== onyx ==
// top
module top#(       
    parameter FIFO_DEPTH = 16,
    parameter DATA_WIDTH = 32,
    parameter START_NUMBER = 0    
)(
    input  logic        GCLK,
    input  logic        OTG_RESETN,
    input  logic [DATA_WIDTH-1:0] wdatax,
    input  logic [DATA_WIDTH-1:0] wdatay,
    input  logic        validx,
    input  logic        validy,
    input  logic [DATA_WIDTH-1:0] kx_u,
    input  logic [DATA_WIDTH-1:0] bx_u,
    input  logic [DATA_WIDTH-1:0] kx_c,
    input  logic [DATA_WIDTH-1:0] bx_c,
    input  logic [DATA_WIDTH-1:0] ky_u,
    input  logic [DATA_WIDTH-1:0] by_u,
    input  logic [DATA_WIDTH-1:0] ky_c,
    input  logic [DATA_WIDTH-1:0] by_c,
    output logic        sel_1_0,
    output logic        sel_1_1,
    output logic        sel_2_0,
    output logic        sel_2_1,
    output logic        AS2_r,
    output  logic       wready,
    output logic        JB1,
    output logic        JB2,
    output logic        JB3,
    output logic        JB4,
    output logic        JB7,
    output logic        JB8,
    output logic        JB9,
    output logic        JB10,
    output logic        JA1,
    output logic        JA2,
    output logic        JA3,
    output logic        JA4,
    output logic        JA7,
    output logic        JA8,
    output logic        JA9,
    output logic        JA10,
    output logic        JC1_N,
    output logic        JC1_P,
        input logic        JC2_N,
    output logic        JC2_P,
    output logic        JC3_P
);
Size: about 10000 cells after synthesis, about 350 I/O pins, roughly 100000 sq um of cells after synthesis.
export LEC_CHECK = 0
export CAP_MARGIN = 20
export CORE_MARGIN = 2
export CORE_UTILIZATION = 72
export CTS_CLUSTER_DIAMETER = 44
export CTS_CLUSTER_SIZE = 40
export PLACE_DENSITY_LB_ADDON = 0.24
export SETUP_SLACK_MARGIN = 1.51
export SLEW_MARGIN = 20
create_clock -name core_clock -period 5.29 [get_ports {GCLK}]
run.sh (not shown) runs the stock make flow with config.mk's settings and CLKGATE_MAP_FILE=.
Layout checks on onyx: not met. Flow itself completed; violations: setup timing.
[inputs] xenon vs onyx
- SETUP_SLACK_MARGIN removed (was 1.51)
- CORE_UTILIZATION changed from 72 to 40
- CTS_CLUSTER_DIAMETER removed (was 44)
- PLACE_DENSITY newly set to 0.6
- PLACE_DENSITY_LB_ADDON removed (was 0.24)
- CTS_CLUSTER_SIZE removed (was 40)
- the clock period (ns, I/O delays scaled along) changed from 5.29 to 12.8
Notes after the runs:
- xenon closes out successfully: all stages finished, all timing, DRC and antenna checks passed.
- Utilization, onyx and xenon: smaller value in xenon
- Final worst-path cycle share in xenon vs onyx: down 71 points
- Measured against each other, onyx and xenon differ in worst hold slack, the higher figure coming from xenon.
- Between onyx and xenon, HPWL after detailed placement is higher for onyx, xenon comes in under that.
- Post-synthesis cell count came out exactly the same in onyx and xenon.
- Changes observed in xenon relative to onyx: power share of the combinational group saw a decrease, clock skew saw an increase.
- Of onyx and xenon, onyx shows the higher number of diodes, with xenon below it.
- Compared with onyx, in xenon power dropped 19000 uW, total global-route track usage dropped 22 points, critical path data arrival time climbed 1.98 ns.
Relative to xenon, the following input files were edited for lagoon:
- a change of CORE_UTILIZATION from 40 to 44
- a change of the clock period (ns, I/O delays scaled along) from 12.8 to 5.32
--- outcome ---
- Compared with xenon, in lagoon total die area shows a reduction of 9.0%, number of endpoints failing setup at the final stage higher, design internal power increased by 12000 uW relative to the old numbers.
- Between xenon and lagoon, the flow reports count of clock buffers in the final design increasing by a few percent.
- Critical path capture point: mult_code.multiplication_reg[54] -> xenon, mult_code.multiplication_reg[58] -> lagoon
- Although it ran to completion, lagoon produced a layout that fails the final checks because of setup timing.
- Changes observed in lagoon relative to xenon: routed metal-1 wire length moved up, share of total power in sequential cells went down by 1.9 points, global-route usage higher, via count saw an increase, relative slew slack rose 11 points.
Edits applied to the flow inputs when going from lagoon to umber:
- CORE_UTILIZATION: 44 -> 72
- PLACE_DENSITY_LB_ADDON: unset -> 0.28
- SETUP_SLACK_MARGIN: unset -> 1.37
- PLACE_DENSITY: 0.6 -> unset
- ABC_AREA: unset -> 1
- the clock period (ns, I/O delays scaled along): 5.32 -> 5.29
Findings:
Proportion of synthesized area in mux cells (higher): lagoon
umber: aborted in global routing (5_1_grt) (tool error)
Taking lagoon as the reference point, the die area of umber falls by about 35%.
umber vs. lagoon: number of buffers inserted during clock tree synthesis went down by 10, synthesized area increased by about 5% relative to the old numbers.
What delta does differently from umber at the input level:
- changing SETUP_SLACK_MARGIN from 1.37 to -0.4
- removing ABC_AREA (formerly 1)
- setting CTS_CLUSTER_SIZE to 14 for the first time
## What came out
delta had finished all stages when the layout checks came back failing, citing setup timing. Compared with umber, delta shows floorplan core density higher by 0.18 points. Delta (delta minus umber): yosys stat cell total decreased by about 20% relative to the old numbers; netlist area before placement decreased by 5500 sq um relative to the old numbers; post-synthesis compound-gate area fraction decreased by 0.78 points relative to the old numbers. delta gives more share of synthesized area spent on multiplexers than umber did. Compared with umber, delta shows sequential element share of the synthesized area higher by 1.5 points. In the metrics for delta and umber, the one carrying the higher buffer count from post-CTS setup fixing is umber. Taking umber as the reference, in delta die size went down, vertical die dimension went down, unique cell type count in the Yosys netlist went up.
Modified inputs, tundra compared to delta
- an added PLACE_DENSITY of 0.6
- a deleted PLACE_DENSITY_LB_ADDON that had been 0.28
- a deleted CTS_CLUSTER_SIZE that had been 14
- a change of CORE_UTILIZATION from 72 to 40
- a deleted SETUP_SLACK_MARGIN that had been -0.4
- a change of the clock period (ns, I/O delays scaled along) from 5.29 to 10.0
Notes after the runs:
Diff delta -> tundra | total area of sequential cells | down slightly. tundra | stages: all done | timing, DRC, antenna: all pass. Cmp delta and tundra / final area / lower: tundra. Placed standard-cell area was higher in the run labelled delta.

---

top again, from the RTL that the note above started with.
Settings: LEC_CHECK=0, CAP_MARGIN=35, CELL_PAD_IN_SITES_DETAIL_PLACEMENT=0, CELL_PAD_IN_SITES_GLOBAL_PLACEMENT=2, CORE_ASPECT_RATIO=1.51, CORE_MARGIN=6, CORE_UTILIZATION=67, CTS_CLUSTER_DIAMETER=242, CTS_CLUSTER_SIZE=86, GPL_ROUTABILITY_DRIVEN=1, GPL_TIMING_DRIVEN=0, MIN_ROUTING_LAYER=met1, PLACE_DENSITY_LB_ADDON=0.29, SETUP_SLACK_MARGIN=1.69, SLEW_MARGIN=35; clock period 16.0 ns.
The starting point aborted during global placement without I/O on FLW-0024.
Change:
- CELL_PAD_IN_SITES_DETAIL_PLACEMENT: 0 -> unset
- CELL_PAD_IN_SITES_GLOBAL_PLACEMENT: 2 -> unset
- CORE_ASPECT_RATIO: 1.51 -> unset
- CORE_MARGIN: 6 -> 2
- CORE_UTILIZATION: 67 -> 71
- CTS_CLUSTER_DIAMETER: 242 -> 43
- CTS_CLUSTER_SIZE: 86 -> 10
- GPL_ROUTABILITY_DRIVEN: 1 -> unset
- GPL_TIMING_DRIVEN: 0 -> unset
- PLACE_DENSITY: unset -> 0.65
- PLACE_DENSITY_LB_ADDON: 0.29 -> unset
- SLEW_MARGIN: 35 -> 5
- clock period: 16.0 -> 9.9 ns (I/O delays scaled with it)
The changed run finished with timing, DRC and antenna clean.
Synthesized area is unchanged.
Die size fell by 9.4%.
Synthesized cell count stays the same.
Change:
- CAP_MARGIN: 35 -> 20
- CORE_UTILIZATION: 71 -> 40
- CTS_CLUSTER_DIAMETER: 43 -> unset
- CTS_CLUSTER_SIZE: 10 -> unset
- GPL_ROUTABILITY_DRIVEN: unset -> 0
- MIN_ROUTING_LAYER: met1 -> unset
- PLACE_DENSITY: 0.65 -> unset
- SETUP_SLACK_MARGIN: 1.69 -> unset
- SLEW_MARGIN: 5 -> 20
- TNS_END_PERCENT: unset -> 5
- clock period: 9.9 -> 10.0 ns (I/O delays scaled with it)
=> The new run ran to the end with no violations; worst hold slack gets worse by 0.0050 ns; final cell count went up by roughly a tenth; worst setup slack loses 0.85 ns.
Change:
- CAP_MARGIN: 20 -> 40
- CELL_PAD_IN_SITES_DETAIL_PLACEMENT: unset -> 1
- CELL_PAD_IN_SITES_GLOBAL_PLACEMENT: unset -> 1
- GPL_ROUTABILITY_DRIVEN: 0 -> unset
- PLACE_DENSITY: unset -> 0.6
- TNS_END_PERCENT: 5 -> unset
Global-route usage goes up by 2.5 points.
Combinational power grows by about 5%.
Sequential power barely changes.
Total power came out higher by 1.7%.
Via count goes up by 1.1%.
Utilization rises by 0.32 points.
Change:
- CAP_MARGIN: 40 -> 20
- CELL_PAD_IN_SITES_DETAIL_PLACEMENT: 1 -> unset
- CELL_PAD_IN_SITES_GLOBAL_PLACEMENT: 1 -> unset
- CORE_UTILIZATION: 40 -> 72
- CTS_CLUSTER_DIAMETER: unset -> 232
- PLACE_DENSITY: 0.6 -> 0.36
- clock period: 10.0 -> 5.57 ns (I/O delays scaled with it)
What happened:
- The new run ran to the end with violations: setup timing
- total power grows by 86%
- non-clock buffer count grows by 689
- cell count shrinks by 6.0%
- synthesized area is unchanged
- critical path depth shrinks by 1
- setup slack gets worse by 3.2 ns
- cell area grows by 5.1%
- clock skew shrinks by 0.015 ns
- die area shrinks by 44%
- combinational power grows by 120%
- via count grows by 11%
Change:
- CORE_UTILIZATION: 72 -> 40
- CTS_CLUSTER_DIAMETER: 232 -> unset
- PLACE_DENSITY: 0.36 -> 0.6
- SETUP_SLACK_MARGIN: unset -> 2.58
- clock period: 5.57 -> 9.53 ns (I/O delays scaled with it)
Result:
- This time the run completed with no timing, DRC or antenna violations
- design area came out lower by a few percent
- clock power falls by well over a third
- critical path depth is higher by 1
- count of clock-buffer cells in the layout came out higher by 9
- wire length fell by a little under a tenth
- fmax grows slightly
- global-route usage drops by 20 points
- worst setup slack improves by 4.1 ns
- die area goes up by well over a third
- via count goes down by roughly a tenth
Power and IR drop assume default switching activity.
